==> 05-01: inputs <==
// booth_walloc
module booth_walloc# (parameter COMPUTER_WIDTH=32,parameter WIDTH =COMPUTER_WIDTH+2)
(
  input               clk           ,
  input               reset         ,
  input  [COMPUTER_WIDTH:0] src1,
  input  [COMPUTER_WIDTH:0] src2,
  input         in_valid,
  output reg    in_ready,
  output reg    out_valid,
  output [COMPUTER_WIDTH*2-1:0] result
);
Settings: LEC_CHECK=0, ABC_AREA=1, CAP_MARGIN=10, CELL_PAD_IN_SITES_GLOBAL_PLACEMENT=0, CORE_ASPECT_RATIO=1.64, CORE_MARGIN=2, CORE_UTILIZATION=68, GPL_ROUTABILITY_DRIVEN=1, GPL_TIMING_DRIVEN=0, MIN_ROUTING_LAYER=met1, PLACE_DENSITY_LB_ADDON=0.23, SLEW_MARGIN=20; clock period 7.33 ns.
run.sh (not shown) runs the stock make flow with config.mk's settings and CLKGATE_MAP_FILE=.
==> 02-16 (differences from 05-01) <==
ABC_AREA = default   (was 1)
CAP_MARGIN = 25   (was 10)
CELL_PAD_IN_SITES_GLOBAL_PLACEMENT = default   (was 0)
CORE_ASPECT_RATIO = default   (was 1.64)
CORE_UTILIZATION = 40   (was 68)
CTS_CLUSTER_DIAMETER = 306   (was default)
GPL_ROUTABILITY_DRIVEN = default   (was 1)
GPL_TIMING_DRIVEN = default   (was 0)
MIN_ROUTING_LAYER = default   (was met1)
PLACE_DENSITY_LB_ADDON = default   (was 0.23)
TNS_END_PERCENT = 25   (was default)
==> flow/constraint.sdc (replaced) <==
create_clock -name core_clock -period 7.5 [get_ports {clk}]
set_input_delay 1.5000 -clock core_clock [delete_from_list [all_inputs] [get_ports {clk}]]
set_output_delay 1.5000 -clock core_clock [all_outputs]
set_load 0.01 [all_outputs]
==> 01-05 (differences from 05-01) <==
ABC_AREA = default   (was 1)
CAP_MARGIN = 20   (was 10)
CELL_PAD_IN_SITES_GLOBAL_PLACEMENT = default   (was 0)
CORE_ASPECT_RATIO = default   (was 1.64)
CORE_UTILIZATION = 54   (was 68)
GPL_ROUTABILITY_DRIVEN = default   (was 1)
GPL_TIMING_DRIVEN = default   (was 0)
MIN_ROUTING_LAYER = default   (was met1)
PLACE_DENSITY_LB_ADDON = default   (was 0.23)
==> flow/constraint.sdc (replaced) <==
create_clock -name core_clock -period 6.67 [get_ports {clk}]
set_input_delay 1.3340 -clock core_clock [delete_from_list [all_inputs] [get_ports {clk}]]
set_output_delay 1.3340 -clock core_clock [all_outputs]
set_load 0.01 [all_outputs]
==> notes <==
05-01 stopped in global routing (5_1_grt) on GRT-0116. 01-05 ran to the end with no violations. 02-16 ran to the end with no violations.
In sequential cell count, 02-16 and 01-05 do not differ.
In 02-16 the utilization is lower than in 01-05, by 15 points.
In 01-05 the routed wire length is smaller than in 02-16, by about 4%.
In 02-16 the synthesized cell count is smaller than in 05-01, by about 12%.
Between 01-05 and 02-16, the lower worst hold slack is in 01-05 (gap 18 ps).
In 02-16 the first-iteration DRC count is larger than in 01-05, by about 11%.
Against 02-16, the sequential power of 01-05 is larger by about 13%.
Of 01-05 and 02-16, 02-16 has the higher setup slack (gap 530 ps).
Die area, lowest first: 05-01, 01-05, 02-16.
==> figures <==
item                                                                          05-01                01-05                02-16
Start-to-end type of the worst setup path                                         -  flop to output port  flop to output port
Summed standard-cell area reported by yosys                            41,910 sq um         42,210 sq um         42,210 sq um
Standard cell core area                                                60,960 sq um         77,470 sq um        105,000 sq um
Final clock-cell share                                                            -               1.409%               1.285%
Status                                                       stopped before the end  timing/DRC/antenna clean  timing/DRC/antenna clean
Stage where the flow stopped                               global routing (5_1_grt)                    -                    -
Clock insertion delay at the later pin of the skew report                         -               540 ps               540 ps
Capturing element type of the critical path                                       -          output port          output port
DRC violation count after routing                                                 -                    0                    0
Mapped cell area                                                       41,910 sq um         42,210 sq um         42,210 sq um
Hold violation count in the final report                                          -                    0                    0
Net count, final                                                                  -                5,380                5,336
Startpoint type of the worst setup path                                           -                 flop                 flop
Clock group total power                                                           -            0.00121 W            0.00100 W
Clock skew after layout                                                           -             18.37 ps             24.70 ps
DIE AREA                                                               63,690 sq um         80,410 sq um        108,100 sq um
Data arrival time at the worst-slack endpoint                                     -              5030 ps              5160 ps
Cells after Synth                                                             5,203                4,600                4,600
Most common cell in the netlist                                               inv_1                 fa_1                 fa_1
Comb. pwr                                                                         -             0.0192 W             0.0173 W
Critical-path cell with the highest stage delay                                   -              o31ai_4              o21ai_2

========
==> trial 96: inputs <==
Starting RTL as in the previous note.
make LEC_CHECK=0 CAP_MARGIN=20 CELL_PAD_IN_SITES_DETAIL_PLACEMENT=1 CELL_PAD_IN_SITES_GLOBAL_PLACEMENT=2 CORE_MARGIN=2 CORE_UTILIZATION=32 CTS_CLUSTER_SIZE=54 GPL_TIMING_DRIVEN=1 PLACE_DENSITY_LB_ADDON=0.12 SETUP_SLACK_MARGIN=0.99 SLEW_MARGIN=20 finish   # period 8.88 ns
==> build 84: changes against trial 96 <==
- CELL_PAD_IN_SITES_DETAIL_PLACEMENT: 1 -> default
- CELL_PAD_IN_SITES_GLOBAL_PLACEMENT: 2 -> default
- CORE_UTILIZATION: 32 -> 56
- CTS_CLUSTER_SIZE: 54 -> 62
- GPL_TIMING_DRIVEN: 1 -> default
- PLACE_DENSITY_LB_ADDON: 0.12 -> default
- SETUP_SLACK_MARGIN: 0.99 -> default
- TNS_END_PERCENT: default -> 5
==> flow/constraint.sdc (replaced) <==
create_clock -name core_clock -period 6.4 [get_ports {clk}]
set_input_delay 1.2800 -clock core_clock [delete_from_list [all_inputs] [get_ports {clk}]]
set_output_delay 1.2800 -clock core_clock [all_outputs]
set_load 0.01 [all_outputs]
==> trial 43: changes against trial 96 <==
- ABC_AREA: default -> 1
- CELL_PAD_IN_SITES_DETAIL_PLACEMENT: 1 -> default
- CELL_PAD_IN_SITES_GLOBAL_PLACEMENT: 2 -> default
- CORE_UTILIZATION: 32 -> 72
- CTS_CLUSTER_DIAMETER: default -> 190
- CTS_CLUSTER_SIZE: 54 -> 97
- GPL_TIMING_DRIVEN: 1 -> default
- PLACE_DENSITY_LB_ADDON: 0.12 -> default
- SETUP_SLACK_MARGIN: 0.99 -> 0.64
- TNS_END_PERCENT: default -> 10
==> flow/constraint.sdc (replaced) <==
create_clock -name core_clock -period 4.98 [get_ports {clk}]
set_input_delay 0.9960 -clock core_clock [delete_from_list [all_inputs] [get_ports {clk}]]
set_output_delay 0.9960 -clock core_clock [all_outputs]
set_load 0.01 [all_outputs]
==> results.yml <==
# flow metrics
floorplanning:
  dieHeight_um: 245.3
  die_w_um: 245.3
  die_area_um2: 60150
outcome:
  stop_error: "[ERROR GRT-0232] Routing congestion too high. Check the congestion heatmap in the GUI."
  status: "did not finish"
  lastStage: "5_1_grt"
logic_synthesis:
  top_cells_by_count: "inv_1 (997), nand2_1 (973), fa_1 (768)"
  ys_sh_xor_pct: 1.024
  netlist_instances: 5203
place:
  dp_hpwl_um: 133900
grt:
  globalRouteMet1Util_pct: 79.27
  grtUsageMet3_pct: 63.69
(the above is from trial 43)
==> results.yml <==
# generated from flow reports
timing:
  rsz0062_at_grt: "false"
  fin_ws_ps: 258.5
  relSlewSlack_pct: 20.70
floorplanning:
  die_area_um2: 77580
  die_w_um: 278.5
  dieHeight_um: 278.5
  initial_core_util_pct: 56.60
place:
  place_area_um2: 44830
  dp_hpwl_um: 102000
clock_network:
  cts.path.max_buffers: 2
  cts_tree: "yes"
power_and_ir_drop:
  p_total_w: 0.02550
  powerClk_w: 0.00127
logic_synthesis:
  top_cells_by_count: "fa_1 (768), inv_1 (657), nor2_1 (522)"
  ys_sh_xor_pct: 12.32
grt:
  grtUsageMet3_pct: 10.84
outcome:
  status: "complete, no violations"
flow_run:
  tool_warnings: 28
(the above is from build 84)
==> results.yml <==
# generated from flow reports
floorplanning:
  die_area_um2: 134800
  die_w_um: 367.2
  dieHeight_um: 367.2
outcome:
  status: "complete, no violations"
clock_network:
  htree_levels: 4
place:
  dp_hpwl_um: 127300
grt:
  grtUsageMet3_pct: 4.009
  globalRouteMet1Util_pct: 37.07
logic_synthesis:
  netlist_instances: 4600
(the above is from trial 96)
Power is estimated from default activity; no workload was simulated.
